Setup of umber:
// breakout
module breakout(
    input logic clk,
    input logic right,
    input logic left,
    input logic reset,
    output logic [2:0] red,
    output logic [2:0] green,
    output logic [2:0] blue,
    output logic hsync,
    output logic vsync
    );
Settings: LEC_CHECK=0, ABC_AREA=1, CAP_MARGIN=20, CORE_ASPECT_RATIO=0.71, CORE_MARGIN=2, CORE_UTILIZATION=72, CTS_CLUSTER_DIAMETER=375, CTS_CLUSTER_SIZE=98, HOLD_SLACK_MARGIN=0.3, SLEW_MARGIN=20, TNS_END_PERCENT=10; clock period 7.44 ns.
run.sh (not shown) runs the stock make flow with config.mk's settings and CLKGATE_MAP_FILE=.
umber completed end to end with timing, DRC and antenna clean.
Input changes introduced in amber (baseline for comparison: umber):
==> flow/config.mk <==
export PLATFORM = sky130hd
export DESIGN_NAME = breakout
export DESIGN_NICKNAME = breakout
export VERILOG_FILES = /design/flow/design.v
export SDC_FILE = /design/flow/constraint.sdc
export NUM_CORES = 4
export LEC_CHECK = 0
export ABC_AREA = 1
export CAP_MARGIN = 20
export CORE_MARGIN = 2
export CORE_UTILIZATION = 65
export SLEW_MARGIN = 20
==> flow/constraint.sdc <==
create_clock -name core_clock -period 4.7 [get_ports {clk}]
set_input_delay 0.9400 -clock core_clock [delete_from_list [all_inputs] [get_ports {clk}]]
set_output_delay 0.9400 -clock core_clock [all_outputs]
set_load 0.01 [all_outputs]
Results
- umber → amber: final wirelength saw a decrease, area taken by multi-input logic gates shows an increase of about 0.9%.
- Count of clock-buffer cells in the layout for amber: 1 down relative to umber
- Taking umber as the reference point, the site row count of amber rises by 10.
- The number of cell instances after yosys synthesis on amber is in line with that on umber.
- In the metrics for umber and amber, the one carrying the lower initial standard-cell utilization of the core is amber.
- As of amber, static power due to leakage had risen slightly compared to umber.
- Share of the clock period used by the worst path (lower): umber
- umber has lower power density over the cells than amber.
Setup changes, amber to nickel
-- flow/config.mk --
<<< amber, line 7
export LEC_CHECK = 0
export ABC_AREA = 1
export CAP_MARGIN = 20
export CORE_MARGIN = 2
export CORE_UTILIZATION = 65
export SLEW_MARGIN = 20
>>> nickel, line 7
export LEC_CHECK = 0
export CAP_MARGIN = 20
export CORE_MARGIN = 2
export CORE_UTILIZATION = 40
export SLEW_MARGIN = 20
==> flow/constraint.sdc <==
create_clock -name core_clock -period 8.0 [get_ports {clk}]
set_input_delay 1.6000 -clock core_clock [delete_from_list [all_inputs] [get_ports {clk}]]
set_output_delay 1.6000 -clock core_clock [all_outputs]
set_load 0.01 [all_outputs]
[summary]
nickel finished every step from synthesis to the final layout, and the layout passed the timing, design-rule and antenna checks.
nickel vs amber: area after synthesis down
Cmp nickel vs amber: die width higher in nickel
Compared with amber, nickel shows a clock power share that is 1.6 points higher.
Side by side, largest net degree at the start of global routing turned out higher in nickel than in amber.
nickel vs amber on mean area per synthesized cell: nickel is the higher one.
Count of instantiated cells in the yosys netlist ended up 519 lower on nickel than on amber.
nickel reports a lower total stage count of the critical path than amber does.

========
Starting RTL as in the previous note.
clock: 4.41 ns
lec_check: 0
abc_area: 1
cap_margin: 15
core_margin: 2
core_utilization: 72
gpl_routability_driven: 0
place_density_lb_addon: 0.02
setup_slack_margin: 0.63
slew_margin: 25
The first run went through all stages and came out clean.
==> next run, changes <==
- CAP_MARGIN: 15 -> 0
- CTS_CLUSTER_DIAMETER: unset -> 349
- SETUP_SLACK_MARGIN: 0.63 -> -0.23
- clock period: 4.41 -> 3.63 ns (I/O delays scaled with it)
After rerunning: With this change the flow ran to the end with violations: setup timing. Routed wire length rose by 8.2%. Hold slack barely changes. Combinational power rose by 34%. First-iteration DRC count rose by 6.5%. Utilization rose by 5.0 points. Cell area rose by 6.1%. Cell count rose by 4.8%. Synthesized area is unchanged. Sequential share of layout area fell by 1.7 points. Worst setup slack gets worse by 0.77 ns. Total power rose by 20%.
==> next run, changes <==
- CAP_MARGIN: 0 -> 20
- CORE_UTILIZATION: 72 -> 71
- CTS_CLUSTER_DIAMETER: 349 -> unset
- GPL_ROUTABILITY_DRIVEN: 0 -> unset
- PLACE_DENSITY_LB_ADDON: 0.02 -> unset
- SETUP_SLACK_MARGIN: -0.23 -> unset
- SLEW_MARGIN: 25 -> 20
- clock period: 3.63 -> 6.5 ns (I/O delays scaled with it)
After rerunning:
- The new run finished clean
- critical path depth shrinks by 2
- first-iteration DRC count shrinks by 36%
- cell count shrinks by 5.5%
==> next run, changes <==
- ABC_AREA: 1 -> unset
- CORE_UTILIZATION: 71 -> 47
- clock period: 6.5 -> 6.49 ns (I/O delays scaled with it)
The new run completed with no timing, DRC or antenna violations.
Setup slack loses 0.34 ns.
Total power decreases slightly.
Global-route usage decreases by 15 points.
==> next run, changes <==
- CORE_UTILIZATION: 47 -> 40
- SETUP_SLACK_MARGIN: unset -> -0.14
=>
- count of clock-buffer cells in the layout stays the same
- setup slack improved by 0.059 ns
- synthesized area is unchanged
- power rose by 2.2%
Power and IR drop assume default switching activity.
